== oak ==
// drawing_line_top
module drawing_line_top(
    input logic clk,
    input logic rst,
    output logic Hsync,
    output logic Vsync,
    output logic [3:0] vgaRed,
    output logic [3:0] vgaGreen,
    output logic [3:0] vgaBlue,
    input logic [11:0] x0,y0,x1,y1,
    output logic disp_en,
    output logic vga_clk,
    output logic [11:0] v_cntr, h_cntr
    );
Settings: LEC_CHECK=0, CAP_MARGIN=20, CORE_MARGIN=4, CORE_UTILIZATION=38, CTS_CLUSTER_SIZE=99, MIN_ROUTING_LAYER=met2, SETUP_SLACK_MARGIN=0.75, SLEW_MARGIN=20, TNS_END_PERCENT=35; clock period 10.0 ns.
run.sh (not shown) runs the stock make flow with config.mk's settings and CLKGATE_MAP_FILE=.
--- input diff oak..pine ---
# oak
export LEC_CHECK = 0
export CAP_MARGIN = 20
export CORE_MARGIN = 4
export CORE_UTILIZATION = 38
export CTS_CLUSTER_SIZE = 99
export MIN_ROUTING_LAYER = met2
export SETUP_SLACK_MARGIN = 0.75
export SLEW_MARGIN = 20
export TNS_END_PERCENT = 35
create_clock -name core_clock -period 10.0 [get_ports {clk}]
# pine
export LEC_CHECK = 0
export CAP_MARGIN = 20
export CORE_MARGIN = 2
export CORE_UTILIZATION = 56
export SLEW_MARGIN = 20
create_clock -name core_clock -period 6.11 [get_ports {clk}]
[summary]
pine: flow completed, timing, DRC and antenna clean
Per the comparison of pine with oak, total placed cells including tap cells lower, logic depth of the worst register-to-register path rose by 2, clock buffer instance count of the final layout fell 7.5%, clock period minus final worst setup slack moved down.
Changes in birch relative to pine:
# pine
export LEC_CHECK = 0
export CAP_MARGIN = 20
export CORE_MARGIN = 2
export CORE_UTILIZATION = 56
export SLEW_MARGIN = 20
create_clock -name core_clock -period 6.11 [get_ports {clk}]
# birch
export LEC_CHECK = 0
export CAP_MARGIN = 20
export CORE_MARGIN = 2
export CORE_UTILIZATION = 40
export SLEW_MARGIN = 20
create_clock -name core_clock -period 6.11 [get_ports {clk}]
- birch: flow completed, timing, DRC and antenna clean
- Cmp birch and pine / cell area after layout / lower: pine
- Per the comparison of birch with pine, achievable frequency picked up an extra 7.8 MHz, power consumption lost 0.00040 W, via count fell by 1230.
- Compared to pine, birch has total core area 39% higher.
- The lower diode insertion count for antenna repair of birch and pine is in birch.
- Cmp birch vs pine: cell depth of the worst flop-to-flop path higher in birch
Setup changes, birch to maple
# birch
export LEC_CHECK = 0
export CAP_MARGIN = 20
export CORE_MARGIN = 2
export CORE_UTILIZATION = 40
export SLEW_MARGIN = 20
create_clock -name core_clock -period 6.11 [get_ports {clk}]
# maple
export LEC_CHECK = 0
export CAP_MARGIN = 20
export CORE_MARGIN = 4
export CORE_UTILIZATION = 40
export SETUP_SLACK_MARGIN = -0.85
export SLEW_MARGIN = 20
export TNS_END_PERCENT = 35
create_clock -name core_clock -period 10.0 [get_ports {clk}]
==> comparison <==
Compared with birch, maple shows a post-synthesis to final-layout area growth that is 0.49 points lower.
Compare maple and birch | reported leakage power lower: maple
Comparing maple and birch, the higher routed wirelength normalized by instance count is on maple.
Delta(cell area power density, maple - birch) < 0
Compared birch against maple; via count within noise.
Compared maple vs birch, and antenna diode count is up in maple.
Sort maple and birch by placed instance count, ascending, and maple comes first.
Origin of the worst setup path = drw1.y0[0]$_DFFE_PP1P_: birch; origin of the worst setup path = drw1.x1[3]$_DFFE_PP1P_: maple
Delta(power share of the clock group, maple - birch) > 0
Diff maple..birch | fraction of standard cell area that is sequential | negligible
In the reports for maple and birch, the larger global-route track usage on met2 belongs to birch.
Changes in cedar relative to maple:
# maple
export LEC_CHECK = 0
export CAP_MARGIN = 20
export CORE_MARGIN = 4
export CORE_UTILIZATION = 40
export SETUP_SLACK_MARGIN = -0.85
export SLEW_MARGIN = 20
export TNS_END_PERCENT = 35
create_clock -name core_clock -period 10.0 [get_ports {clk}]
# cedar
export LEC_CHECK = 0
export CAP_MARGIN = 20
export CORE_MARGIN = 2
export CORE_UTILIZATION = 58
export CTS_CLUSTER_SIZE = 97
export SLEW_MARGIN = 20
create_clock -name core_clock -period 6.79 [get_ports {clk}]
==> comparison <==
Compared with maple, in cedar largest net degree at the start of global routing moved up, register-to-register slack saw a decrease. STATUS die size: cedar wins against maple. Compared with maple, cedar ends up with a smaller final cell area.

drawing_line_top again, from the RTL that the note above started with.
Settings: LEC_CHECK=0, ABC_AREA=0, CAP_MARGIN=40, CELL_PAD_IN_SITES_GLOBAL_PLACEMENT=0, CORE_ASPECT_RATIO=0.55, CORE_MARGIN=2, CORE_UTILIZATION=56, MAX_ROUTING_LAYER=met4, PLACE_DENSITY_LB_ADDON=0.17, SLEW_MARGIN=30; clock period 8.64 ns.
The starting point finished clean.
Edit:
Settings changed: ABC_AREA 0 to not set, CAP_MARGIN 40 to 20, CELL_PAD_IN_SITES_GLOBAL_PLACEMENT 0 to not set, CORE_ASPECT_RATIO 0.55 to not set, CORE_UTILIZATION 56 to 40, MAX_ROUTING_LAYER met4 to not set, PLACE_DENSITY_LB_ADDON 0.17 to not set, SLEW_MARGIN 30 to 20.
Clock period 8.64 ns to 10.0 ns, I/O delays scaled along.
After rerunning: The changed run went through all stages and came out clean; count of clock-buffer cells in the layout went up by 25; fmax grows by 5.2%; synthesized cell count does not change; power goes down by 18%; worst setup slack is better by 1.7 ns; combinational power is lower by 21%.

run 1:
drawing_line_top again, from the RTL that the note above started with.
==> flow/config.mk <==
export PLATFORM = sky130hd
export DESIGN_NAME = drawing_line_top
export DESIGN_NICKNAME = drawing_line_top
export VERILOG_FILES = /design/flow/design.v
export SDC_FILE = /design/flow/constraint.sdc
export NUM_CORES = 4
export LEC_CHECK = 0
export CAP_MARGIN = 20
export CORE_MARGIN = 4
export CORE_UTILIZATION = 38
export CTS_CLUSTER_DIAMETER = 33
export CTS_CLUSTER_SIZE = 16
export MIN_ROUTING_LAYER = met1
export SETUP_SLACK_MARGIN = 0.75
export SLEW_MARGIN = 20
export TNS_END_PERCENT = 20
==> flow/constraint.sdc <==
create_clock -name core_clock -period 4.3 [get_ports {clk}]
set_input_delay 0.8600 -clock core_clock [delete_from_list [all_inputs] [get_ports {clk}]]
set_output_delay 0.8600 -clock core_clock [all_outputs]
set_load 0.01 [all_outputs]
In run 1 the implementation ran to completion but is not tape-out ready, as the final checks report negative setup slack.
Modified inputs, run 2 compared to run 1
Settings: PLACE_DENSITY: unset -> 0.37; CTS_CLUSTER_SIZE: 16 -> 99; MIN_ROUTING_LAYER: met1 -> unset; SETUP_SLACK_MARGIN: 0.75 -> unset; ABC_AREA: unset -> 1; CTS_CLUSTER_DIAMETER: 33 -> 394; TNS_END_PERCENT: 20 -> 10; CORE_MARGIN: 4 -> 2; CORE_UTILIZATION: 38 -> 71; the clock period (ns, I/O delays scaled along): 4.3 -> 3.46.
## What came out
Run 2 failed in 5_1_grt with GRT-0116.
Synthesized cell count (run 2 / run 1): 1.3
In the reports for run 2 and run 1, the smaller yosys-reported design area after synthesis belongs to run 1.
Relative to run 1, the synthesized area per cell measured on run 2 has decreased by more than 10%.
Area after synthesis (run 2 vs. run 1) increases by a few percent
Chip footprint sits lower in run 2 than in run 1.
## Diff of input files: run 3 against run 2
Settings: TNS_END_PERCENT: 10 -> unset; CTS_CLUSTER_SIZE: 99 -> 97; CORE_UTILIZATION: 71 -> 58; PLACE_DENSITY: 0.37 -> unset; CTS_CLUSTER_DIAMETER: 394 -> unset; PLACE_DENSITY_LB_ADDON: unset -> 0.08; the clock period (ns, I/O delays scaled along): 3.46 -> 4.48.
--- outcome ---
- Run 3 | stages: all done | timing, DRC, antenna: all pass
- The die of run 3 is larger than the one used in run 2.
- Run 3: fraction of the core area occupied by cells at floorplan lower than run 2
- Note that the vertical die dimension recorded for run 2 amounts to 0.905 times the value seen in run 3.
- ~same synthesized cell count in run 2 and run 3
Modified inputs, run 4 compared to run 3
Settings: a change of CORE_UTILIZATION from 58 to 70; an added HOLD_SLACK_MARGIN of -0.09; an added CTS_CLUSTER_DIAMETER of 204; a change of CTS_CLUSTER_SIZE from 97 to 72; a deleted PLACE_DENSITY_LB_ADDON that had been 0.08; an added SETUP_SLACK_MARGIN of -0.13; a change of the clock period (ns, I/O delays scaled along) from 4.48 to 3.76.
==> results <==
Run 4 | ERROR | 5_1_grt. In the flow results for run 4 and run 3, the estimated wirelength of the detail-placed design is smaller on run 3. Run 4 against run 3: floorplan-stage core utilization rose 13 points, placed cell count higher, floorplan row count dropped about 9%, worst slack after detailed placement decreased 0.40 ns, netlist area before placement closely matched the old numbers. Run 4 against run 3; vertical extent of the die is down by a little under 10%. The number of enable-type register cells in the synthesized netlist was comparable across run 4 and run 3. In the metrics for run 4 and run 3, the one carrying the higher cell area after placement is run 4.
The inputs of run 5 differ from those of run 4 as listed below.
Settings: removing HOLD_SLACK_MARGIN (formerly -0.09); removing CTS_CLUSTER_DIAMETER (formerly 204); changing CORE_UTILIZATION from 70 to 62; changing CTS_CLUSTER_SIZE from 72 to 95; removing SETUP_SLACK_MARGIN (formerly -0.13); removing ABC_AREA (formerly 1); changing the clock period (ns, I/O delays scaled along) from 3.76 to 6.32.
- Compared with run 4, in run 5 TritonCTS buffer count saw an increase, area of the synthesized netlist per yosys stat saw a decrease.
- Of run 4 and run 5, just one finished clean: run 5.
- | summed instance area of the synthesized netlist | higher: run 4 |
Power and IR drop assume default switching activity.
